## i16_biquad
module i16_biquad(
    input CLK, RST,
    input unsigned [15:0] A,
    output signed [15:0] B,
    input signed [15:0] b_0,
    input signed [15:0] b_1,
    input signed [15:0] b_2,
    input signed [15:0] a_1,
    input signed [15:0] a_2
);
wire signed [17:0] feedback;
wire signed [31:0] P_b0;
wire signed [31:0] P_b1;
wire signed [31:0] P_b2;
wire signed [33:0] P_a1;
wire signed [33:0] P_a2;
wire signed [35:0] S_0;
wire signed [35:0] S_1;
wire signed [35:0] S_2;
wire signed [35:0] Z_0;
wire signed [35:0] Z_1;
i16_mul mul_b0(
    .A(A),
    .B(b_0),
    .P(P_b0)
);
i16_mul mul_b1(
    .A(A),
    .B(b_1),
    .P(P_b1)
);
i16_mul mul_b2(
    .A(A),
    .B(b_2),
    .P(P_b2)
);
i18_mul mul_a1(
    .A(feedback),
    .B_coef(a_1),
    .P(P_a1)
);
i18_mul mul_a2(
    .A(feedback),
    .B_coef(a_2),
    .P(P_a2)
);
i36_acc ACC_0(
    .A(P_a2),
    .B(P_b2),
    ._Z(36'sd0),
    .S(S_0)
);
i36_acc ACC_1(
    .A(P_a1),
    .B(P_b1),
    ._Z(Z_0),
    .S(S_1)
);
i36_acc ACC_2(
    .A(34'sd0),
    .B(P_b0),
    ._Z(Z_1),
    .S(S_2)
);
i36_delay DELAY_0(
    .CLK(CLK),
    .RST(RST),
    .STORE(S_0),
    .READ(Z_0)
);
i36_delay DELAY_1(
    .CLK(CLK),
    .RST(RST),
    .STORE(S_1),
    .READ(Z_1)
);
i36_trunc OUT(
    .A(S_2),
    .B(feedback),
    .B_sat(B)
);
endmodule
For scale: roughly 6000 cells after synthesis, roughly 71 flip-flops, about 110 I/O pins, about 57000 um2 of cells after synthesis.
make LEC_CHECK=0 CAP_MARGIN=5 CORE_MARGIN=2 CORE_UTILIZATION=72 CTS_CLUSTER_DIAMETER=359 CTS_CLUSTER_SIZE=31 SETUP_SLACK_MARGIN=-0.87 SLEW_MARGIN=20 finish   # period 11.8 ns
run.sh (not shown) runs the stock make flow with config.mk's settings and CLKGATE_MAP_FILE=.
The baseline finished with negative setup slack left.
Next try:
--- a/flow/config.mk
+++ b/flow/config.mk
@@ -8 +8 @@
-export CAP_MARGIN = 5
+export CAP_MARGIN = 20
@@ -10,4 +10 @@
-export CORE_UTILIZATION = 72
-export CTS_CLUSTER_DIAMETER = 359
-export CTS_CLUSTER_SIZE = 31
-export SETUP_SLACK_MARGIN = -0.87
+export CORE_UTILIZATION = 28
==> flow/constraint.sdc (replaced) <==
create_clock -name core_clock -period 17.1 [get_ports {CLK}]
set_input_delay 3.4200 -clock core_clock [delete_from_list [all_inputs] [get_ports {CLK}]]
set_output_delay 3.4200 -clock core_clock [all_outputs]
set_load 0.01 [all_outputs]
Outcome: The new run passed the timing, DRC and antenna checks; via count shrinks by a few percent; cell area falls by a few percent; register-to-register slack improves by 4800 ps; flip-flop count does not change; setup slack improves by 3100 ps; die area grows to 2.5 times its value; clock-buffer cell count went down by 2; critical path depth goes up by 2.
Next try:
--- a/flow/config.mk
+++ b/flow/config.mk
@@ -10 +10 @@
-export CORE_UTILIZATION = 28
+export CORE_UTILIZATION = 40
==> flow/constraint.sdc (replaced) <==
create_clock -name core_clock -period 15.8 [get_ports {CLK}]
set_input_delay 3.1600 -clock core_clock [delete_from_list [all_inputs] [get_ports {CLK}]]
set_output_delay 3.1600 -clock core_clock [all_outputs]
set_load 0.01 [all_outputs]
Result: Final area came out higher by a few percent; clock-buffer cell count decreases by 1; clock skew stays flat.
Next try:
--- a/flow/config.mk
+++ b/flow/config.mk
@@ -10 +10,2 @@
-export CORE_UTILIZATION = 40
+export CORE_UTILIZATION = 65
+export MAX_ROUTING_LAYER = met4
==> flow/constraint.sdc (replaced) <==
create_clock -name core_clock -period 13.6 [get_ports {CLK}]
set_input_delay 2.7200 -clock core_clock [delete_from_list [all_inputs] [get_ports {CLK}]]
set_output_delay 2.7200 -clock core_clock [all_outputs]
set_load 0.01 [all_outputs]
=> The changed run completed and failed the layout checks on negative setup slack; register-to-register slack gets worse by 2200 ps; global-route usage grows by 14 points; via count grows by 2.3%; die area shrinks by 38%; setup slack gets worse by 1500 ps.

v24:
i16_biquad again, from the RTL that the note above started with.
make LEC_CHECK=0 ABC_AREA=0 CAP_MARGIN=40 CORE_ASPECT_RATIO=0.5 CORE_MARGIN=7 CORE_UTILIZATION=56 CTS_CLUSTER_DIAMETER=317 CTS_CLUSTER_SIZE=98 GPL_ROUTABILITY_DRIVEN=1 GPL_TIMING_DRIVEN=1 HOLD_SLACK_MARGIN=0.26 PLACE_DENSITY_LB_ADDON=0.06 SETUP_SLACK_MARGIN=-1.58 SLEW_MARGIN=20 TNS_END_PERCENT=5 finish   # period 23.7 ns
v24 was carried through to the last stage, and its layout satisfied the timing, DRC and antenna checks.
Relative to v24, the following input files were edited for v58:
Settings: CELL_PAD_IN_SITES_DETAIL_PLACEMENT now 2, previously not set; CTS_CLUSTER_SIZE no longer set, was 98; CAP_MARGIN now 20, was 40; MIN_ROUTING_LAYER now met2, previously not set; CTS_CLUSTER_DIAMETER now 150, was 317; CORE_ASPECT_RATIO now 0.94, was 0.5; CELL_PAD_IN_SITES_GLOBAL_PLACEMENT now 0, previously not set; SETUP_SLACK_MARGIN now 0.36, was -1.58; GPL_TIMING_DRIVEN now 0, was 1; CORE_UTILIZATION now 68, was 56; HOLD_SLACK_MARGIN no longer set, was 0.26; TNS_END_PERCENT now 100, was 5.
==> comparison <==
Of v24 and v58, just one finished clean: v24. Die size: v58 is under v24. Delta (v58 minus v24): floorplan core density went up by 12 points, area of the core went down by about 17%, die width went down by 33%.
## Diff of input files: v31 against v58
Settings: putting HOLD_SLACK_MARGIN at 0.26 where nothing was set; swapping 100 for 65 in TNS_END_PERCENT; swapping 0 for 1 in ABC_AREA; clearing CTS_CLUSTER_DIAMETER, which used to be 150; swapping 0 for 1 in CELL_PAD_IN_SITES_GLOBAL_PLACEMENT; swapping 68 for 18 in CORE_UTILIZATION.
Findings:
v31 finished every stage and its layout cleared the timing, DRC and antenna checks.
v58 → v31: total cell area reported by yosys after synthesis moved up; area after synthesis moved up; post-synthesis share of cell area spent on xor and xnor gates moved down; net count of the mapped netlist moved up; area share of and/or/nand/nor cells after synthesis moved down.
Compared with v58, in v31 number of distinct library cell variants in the gate-level netlist after synthesis now sits lower, number of buffer cells added on primary ports moved down.
Summary: with v58 as the reference, final weighted congestion in routability-driven placement in v31 moved down by more than 10%.
Inputs modified between v31 and v1:
Settings: swapping 20 for 5 in CAP_MARGIN; clearing CELL_PAD_IN_SITES_DETAIL_PLACEMENT, which used to be 2; swapping 0 for 1 in GPL_TIMING_DRIVEN; swapping 65 for 5 in TNS_END_PERCENT; swapping 18 for 72 in CORE_UTILIZATION; clearing MIN_ROUTING_LAYER, which used to be met2; putting CTS_CLUSTER_SIZE at 98 where nothing was set; clearing CELL_PAD_IN_SITES_GLOBAL_PLACEMENT, which used to be 1; swapping 0.36 for -1.58 in SETUP_SLACK_MARGIN; putting CTS_CLUSTER_DIAMETER at 317 where nothing was set; swapping 1 for 0 in ABC_AREA; swapping 7 for 6 in CORE_MARGIN.
Findings:
From v31 to v1 the numbers moved as follows: critical path depth fell by 4.
Routed wire length (v1 vs. v31) decreases by more than half
Looking at clock insertion delay at the later pin of the skew report, v1 sits below v31.
The total vias in the final route number comes out higher for v31 vs v1.
v1 went all the way through the flow, and no timing, DRC or antenna check failed.
[diff] max-slew headroom at the worst pin, v1 relative to v31: improvement
Placed instance count of v1 falls short of that of v31 by more than a quarter.

i16_biquad again, from the RTL that the note above started with.
Design i16_biquad, start of the top module:
module i16_biquad(
    input CLK, RST,
    input unsigned [15:0] A,
    output signed [15:0] B,
    input signed [15:0] b_0,
    input signed [15:0] b_1,
    input signed [15:0] b_2,
    input signed [15:0] a_1,
    input signed [15:0] a_2
);
wire signed [17:0] feedback;
wire signed [31:0] P_b0;
wire signed [31:0] P_b1;
wire signed [31:0] P_b2;
wire signed [33:0] P_a1;
wire signed [33:0] P_a2;
wire signed [35:0] S_0;
wire signed [35:0] S_1;
wire signed [35:0] S_2;
wire signed [35:0] Z_0;
wire signed [35:0] Z_1;
i16_mul mul_b0(
    .A(A),
    .B(b_0),
    .P(P_b0)
);
i16_mul mul_b1(
    .A(A),
    .B(b_1),
    .P(P_b1)
);
i16_mul mul_b2(
    .A(A),
    .B(b_2),
    .P(P_b2)
);
i18_mul mul_a1(
    .A(feedback),
    .B_coef(a_1),
    .P(P_a1)
);
i18_mul mul_a2(
    .A(feedback),
    .B_coef(a_2),
    .P(P_a2)
);
i36_acc ACC_0(
    .A(P_a2),
    .B(P_b2),
    ._Z(36'sd0),
    .S(S_0)
);
i36_acc ACC_1(
    .A(P_a1),
    .B(P_b1),
    ._Z(Z_0),
    .S(S_1)
);
i36_acc ACC_2(
    .A(34'sd0),
    .B(P_b0),
    ._Z(Z_1),
    .S(S_2)
);
i36_delay DELAY_0(
    .CLK(CLK),
    .RST(RST),
    .STORE(S_0),
    .READ(Z_0)
);
i36_delay DELAY_1(
    .CLK(CLK),
    .RST(RST),
    .STORE(S_1),
    .READ(Z_1)
);
i36_trunc OUT(
    .A(S_2),
    .B(feedback),
    .B_sat(B)
);
endmodule
Settings: LEC_CHECK=0, CAP_MARGIN=10, CELL_PAD_IN_SITES_DETAIL_PLACEMENT=2, CORE_ASPECT_RATIO=1.79, CORE_MARGIN=2, CORE_UTILIZATION=40, CTS_CLUSTER_DIAMETER=335, CTS_CLUSTER_SIZE=100, GPL_TIMING_DRIVEN=1, SETUP_SLACK_MARGIN=2.17, SLEW_MARGIN=35, TNS_END_PERCENT=45; clock period 10.1 ns.
The starting point aborted during global routing.
Then changed:
Settings changed: ABC_AREA from default to 1, CAP_MARGIN 10 to 20, CELL_PAD_IN_SITES_DETAIL_PLACEMENT 2 to default, CORE_ASPECT_RATIO 1.79 to default, CORE_UTILIZATION 40 to 71, CTS_CLUSTER_DIAMETER 335 to 373, GPL_TIMING_DRIVEN 1 to default, SETUP_SLACK_MARGIN 2.17 to 0.77, SLEW_MARGIN 35 to 20, TNS_END_PERCENT 45 to default.
Clock period 10.1 ns to 5.8 ns, I/O delays scaled along.
The changed run finished with setup timing left.
Synthesized area climbs by about 1.9%.
Synthesized cell count climbs by about 14%.
Die size drops by about 40%.
Then changed:
Settings changed: CAP_MARGIN 20 to 0, CORE_UTILIZATION 71 to 72, SETUP_SLACK_MARGIN 0.77 to -0.58, TNS_END_PERCENT from default to 10.
Outcome: The changed run stopped in global routing; synthesized cell count does not change; die size decreases by 1.4%; area after synthesis does not change.
Then changed:
Settings changed: CAP_MARGIN 0 to 20, CORE_UTILIZATION 72 to 71, TNS_END_PERCENT 10 to default.
Now the flow completed and failed the layout checks on setup timing.
Die size rose by 1.4%.
Synthesized cell count does not change.
Area after synthesis does not change.
Then changed:
Settings changed: ABC_AREA 1 to default, CORE_UTILIZATION 71 to 40, CTS_CLUSTER_DIAMETER 373 to default, CTS_CLUSTER_SIZE 100 to default, SETUP_SLACK_MARGIN -0.58 to default.
Clock period 5.8 ns to 16.0 ns, I/O delays scaled along.
Now the flow completed with no timing, DRC or antenna violations.
Wire length shrinks by 22%.
Final area shrinks by 8.1%.
Final cell count shrinks by 4.3%.
Then changed:
Settings changed: ABC_AREA from default to 1, CTS_CLUSTER_DIAMETER from default to 227, CTS_CLUSTER_SIZE from default to 100, PLACE_DENSITY_LB_ADDON from default to 0.3, SLEW_MARGIN 20 to 10, TNS_END_PERCENT from default to 35.
Sequential share of layout area stays flat.
Count of clock-buffer cells in the layout is lower by 1.
Fmax is higher by 0.36%.
Hold slack hardly moves.
